==> flow/design.v (excerpt) <==
module buck_converter_top #(
    parameter CLK_FREQ = 100_000_000,
    parameter PWM_FREQ = 100_000,
    parameter V_REF = 12'd2048,
    parameter KP = 16'd100,
    parameter KI = 16'd10,
    parameter KD = 16'd5
)(
    input wire clk,
    input wire rst_n,
    input wire [11:0] adc_data,
    input wire adc_valid,
    output wire pwm_out,
    output wire [11:0] voltage_monitor,
    output wire [9:0] duty_cycle_monitor
);
    wire [11:0] voltage_fb;
    wire adc_ready;
    wire [9:0] duty_cycle;
    wire pid_valid;
    adc_interface adc_if (
        .clk(clk),
        .rst_n(rst_n),
        .adc_data(adc_data),
        .adc_valid(adc_valid),
        .voltage_fb(voltage_fb),
        .data_ready(adc_ready)
    );
    pid_controller #(
        .DATA_WIDTH(12),
        .KP(KP),
        .KI(KI),
        .KD(KD),
        .SETPOINT(V_REF)
    ) pid_ctrl (
        .clk(clk),
        .rst_n(rst_n),
        .feedback(voltage_fb),
        .fb_valid(adc_ready),
        .control_out(duty_cycle),
        .out_valid(pid_valid)
    );
    pwm_generator #(
        .CLK_FREQ(CLK_FREQ),
        .PWM_FREQ(PWM_FREQ),
        .PWM_RESOLUTION(10)
    ) pwm_gen (
        .clk(clk),
        .rst_n(rst_n),
        .duty_cycle(duty_cycle),
        .pwm_out(pwm_out)
    );
    assign voltage_monitor = voltage_fb;
    assign duty_cycle_monitor = duty_cycle;
endmodule
Settings: LEC_CHECK=0, ABC_AREA=1, CAP_MARGIN=5, CELL_PAD_IN_SITES_GLOBAL_PLACEMENT=3, CORE_MARGIN=2, CORE_UTILIZATION=40, CTS_CLUSTER_DIAMETER=335, GPL_ROUTABILITY_DRIVEN=0, MIN_ROUTING_LAYER=met2, PLACE_DENSITY_LB_ADDON=0.1, SLEW_MARGIN=5; clock period 10.0 ns.
run.sh (not shown) runs the stock make flow with config.mk's settings and CLKGATE_MAP_FILE=.
The starting point completed without violations.
Change:
Settings changed: ABC_AREA 1 to not set, CAP_MARGIN 5 to 20, CELL_PAD_IN_SITES_GLOBAL_PLACEMENT 3 to not set, CTS_CLUSTER_DIAMETER 335 to 399, CTS_CLUSTER_SIZE set to 100, GPL_ROUTABILITY_DRIVEN 0 to not set, MIN_ROUTING_LAYER met2 to not set, PLACE_DENSITY_LB_ADDON 0.1 to not set, SLEW_MARGIN 5 to 20, TNS_END_PERCENT set to 20.
Outcome: The new run went through all stages and came out clean. Cell area went down by a few percent. Final cell count falls by about a fifth. Area after synthesis is lower by a few percent. Register-to-register slack gets worse by 0.23 ns. Via count shrinks by well over a third. Wire length fell by a quarter to a third.
Change:
Settings changed: ABC_AREA set to 1, CAP_MARGIN 20 to 25, CTS_CLUSTER_DIAMETER 399 to not set, CTS_CLUSTER_SIZE 100 to not set, SLEW_MARGIN 20 to 15, TNS_END_PERCENT 20 to not set.
After rerunning: Worst setup slack is better by 0.48 ns. Flip-flop count stays the same. Via count climbs by 22%. Critical path depth rises by 2. Final area is higher by about 7%. Area after synthesis came out higher by 7.0%. Utilization falls by 0.32 points. Global-route usage rose by 1.8 points. Routed wire length grows by about 18%.
Change:
Settings changed: ABC_AREA 1 to not set, CAP_MARGIN 25 to 20, GPL_ROUTABILITY_DRIVEN set to 0, HOLD_SLACK_MARGIN set to -0.05, MAX_ROUTING_LAYER set to met4, SLEW_MARGIN 15 to 30, TNS_END_PERCENT set to 75.
Global-route usage came out lower by 1.3 points.
Via count came out lower by 18%.
Maximum frequency came out lower by 11%.
Utilization came out higher by 0.48 points.
Clock skew hardly moves.
Worst hold slack is better by 0.010 ns.
Cell count came out lower by 22%.
Synthesized cell count came out lower by 27%.

========
v3:
The RTL this note starts from:
==> flow/design.v <==
module adc_interface (
    input wire clk,
    input wire rst_n,
    input wire [11:0] adc_data,
    input wire adc_valid,
    output reg [11:0] voltage_fb,
    output reg data_ready
);
    always @(posedge clk or negedge rst_n) begin
        if (!rst_n) begin
            voltage_fb <= 12'd0;
            data_ready <= 1'b0;
        end else begin
            if (adc_valid) begin
                voltage_fb <= adc_data;
                data_ready <= 1'b1;
            end else begin
                data_ready <= 1'b0;
            end
        end
    end
endmodule
module pid_controller #(
    parameter DATA_WIDTH = 12,
    parameter KP = 16'd100,
    parameter KI = 16'd10,
    parameter KD = 16'd5,
    parameter SETPOINT = 12'd2048
)(
    input wire clk,
    input wire rst_n,
    input wire [DATA_WIDTH-1:0] feedback,
    input wire fb_valid,
    output reg [9:0] control_out,
    output reg out_valid
);
    reg signed [DATA_WIDTH:0] error;
    reg signed [DATA_WIDTH:0] prev_error;
    reg signed [31:0] integral;
    reg signed [DATA_WIDTH:0] derivative;
    reg signed [31:0] p_term, i_term, d_term;
    reg signed [31:0] pid_sum;
    always @(posedge clk or negedge rst_n) begin
        if (!rst_n) begin
            error <= 0;
            prev_error <= 0;
            integral <= 0;
            derivative <= 0;
            p_term <= 0;
            i_term <= 0;
            d_term <= 0;
            pid_sum <= 0;
            control_out <= 10'd512;
            out_valid <= 1'b0;
        end else if (fb_valid) begin
            error <= SETPOINT - feedback;
            prev_error <= error;
            if (integral + error > 32'sd100000)
                integral <= 32'sd100000;
            else if (integral + error < -32'sd100000)
                integral <= -32'sd100000;
            else
                integral <= integral + error;
            derivative <= error - prev_error;
            p_term <= ($signed({16'd0, KP}) * error) >>> 8;
            i_term <= ($signed({16'd0, KI}) * integral) >>> 16;
            d_term <= ($signed({16'd0, KD}) * derivative) >>> 8;
            pid_sum <= p_term + i_term + d_term + 32'sd512;
            if (pid_sum > 32'sd1023)
                control_out <= 10'd1023;
            else if (pid_sum < 32'sd0)
                control_out <= 10'd0;
            else
                control_out <= pid_sum[9:0];
            out_valid <= 1'b1;
        end else begin
            out_valid <= 1'b0;
        end
    end
endmodule
module pwm_generator #(
    parameter CLK_FREQ = 100_000_000,
    parameter PWM_FREQ = 100_000,
    parameter PWM_RESOLUTION = 10
)(
    input wire clk,
    input wire rst_n,
    input wire [PWM_RESOLUTION-1:0] duty_cycle,
    output reg pwm_out
);
    localparam COUNTER_MAX = CLK_FREQ / PWM_FREQ;
    reg [$clog2(COUNTER_MAX)-1:0] counter;
    reg [PWM_RESOLUTION-1:0] duty_reg;
    reg [PWM_RESOLUTION-1:0] compare_val;
    always @(posedge clk or negedge rst_n) begin
        if (!rst_n) begin
            counter <= 0;
            duty_reg <= 0;
            compare_val <= 0;
            pwm_out <= 1'b0;
        end else begin
            if (counter < COUNTER_MAX - 1) begin
                counter <= counter + 1;
            end else begin
                counter <= 0;
                duty_reg <= duty_cycle;
            end
            compare_val <= (duty_reg * COUNTER_MAX) >> PWM_RESOLUTION;
            pwm_out <= (counter < compare_val) ? 1'b1 : 1'b0;
        end
    end
endmodule
module buck_converter_top #(
    parameter CLK_FREQ = 100_000_000,
    parameter PWM_FREQ = 100_000,
    parameter V_REF = 12'd2048,
    parameter KP = 16'd100,
    parameter KI = 16'd10,
    parameter KD = 16'd5
)(
    input wire clk,
    input wire rst_n,
    input wire [11:0] adc_data,
    input wire adc_valid,
    output wire pwm_out,
    output wire [11:0] voltage_monitor,
    output wire [9:0] duty_cycle_monitor
);
    wire [11:0] voltage_fb;
    wire adc_ready;
    wire [9:0] duty_cycle;
    wire pid_valid;
    adc_interface adc_if (
        .clk(clk),
        .rst_n(rst_n),
        .adc_data(adc_data),
        .adc_valid(adc_valid),
        .voltage_fb(voltage_fb),
        .data_ready(adc_ready)
    );
    pid_controller #(
        .DATA_WIDTH(12),
        .KP(KP),
        .KI(KI),
        .KD(KD),
        .SETPOINT(V_REF)
    ) pid_ctrl (
        .clk(clk),
        .rst_n(rst_n),
        .feedback(voltage_fb),
        .fb_valid(adc_ready),
        .control_out(duty_cycle),
        .out_valid(pid_valid)
    );
    pwm_generator #(
        .CLK_FREQ(CLK_FREQ),
        .PWM_FREQ(PWM_FREQ),
        .PWM_RESOLUTION(10)
    ) pwm_gen (
        .clk(clk),
        .rst_n(rst_n),
        .duty_cycle(duty_cycle),
        .pwm_out(pwm_out)
    );
    assign voltage_monitor = voltage_fb;
    assign duty_cycle_monitor = duty_cycle;
endmodule
clock: 2.94 ns
lec_check: 0
abc_area: 1
cap_margin: 20
cell_pad_in_sites_detail_placement: 0
cell_pad_in_sites_global_placement: 0
core_margin: 10
core_utilization: 45
cts_cluster_diameter: 218
cts_cluster_size: 98
gpl_routability_driven: 0
gpl_timing_driven: 0
max_routing_layer: met5
place_density_lb_addon: 0.2
setup_slack_margin: -0.29
slew_margin: 25
tns_end_percent: 35
v3 -> stages 100% | layout checks FAIL | negative setup slack
The following lists how v33 was set up differently from v3:
Settings: CTS_CLUSTER_SIZE removed (was 98); ABC_AREA removed (was 1); SETUP_SLACK_MARGIN changed from -0.29 to 0.25; CORE_UTILIZATION changed from 45 to 36; CTS_CLUSTER_DIAMETER changed from 218 to 56; GPL_ROUTABILITY_DRIVEN changed from 0 to 1.
==> comparison <==
v33 -> stages 100% | layout checks FAIL | negative setup slack
[compare] base=v3 new=v33: share of the core filled by cells before placement now sits lower, final period demand of the worst path now sits higher, setup slack after placement now sits lower.
The inputs of v20 differ from those of v33 as listed below.
Settings: CORE_MARGIN now 3, was 10; TNS_END_PERCENT no longer set, was 35; CORE_UTILIZATION now 56, was 36; GPL_TIMING_DRIVEN now 1, was 0; PLACE_DENSITY_LB_ADDON no longer set, was 0.2; PLACE_DENSITY now 0.55, previously not set.
## What came out
In v20 the implementation ran to completion but is not tape-out ready, as the final checks report negative setup slack.
Cell resize tally after clock tree synthesis for v20: 86% up relative to v33
v20 vs. v33: die area now sits lower.
Changes in v24 relative to v20:
Settings: swapping 0.25 for -0.29 in SETUP_SLACK_MARGIN; swapping 56 for 61 in CORE_UTILIZATION; swapping 1 for 0 in GPL_TIMING_DRIVEN; swapping 3 for 10 in CORE_MARGIN; swapping 1 for 0 in GPL_ROUTABILITY_DRIVEN; swapping 56 for 218 in CTS_CLUSTER_DIAMETER; putting ABC_AREA at 1 where nothing was set; putting TNS_END_PERCENT at 35 where nothing was set; swapping 0.55 for 0.42 in PLACE_DENSITY; putting CTS_CLUSTER_SIZE at 98 where nothing was set.
--- outcome ---
v24 had finished all stages when the layout checks came back failing, citing negative setup slack.
Comparing area enclosed by the die boundary for v24 and v20, the smaller number came from v20.
Global-route total usage across every layer (higher): v20
When v24 is measured against v20, its placed standard-cell area turns out 7.8% lower.
On v24: arrival time at the worst endpoint is 0.20 ns lower than what v20 gave.
In v24 relative to v20, via count of the first global-routing pass had gone up by a few percent.
Compared with v20, v24 shows y dimension of the die that has gone up by a little under 10%.
Diff v20 -> v24: final design instance area without fill fell 7.4%; core area dropped 0.82%.
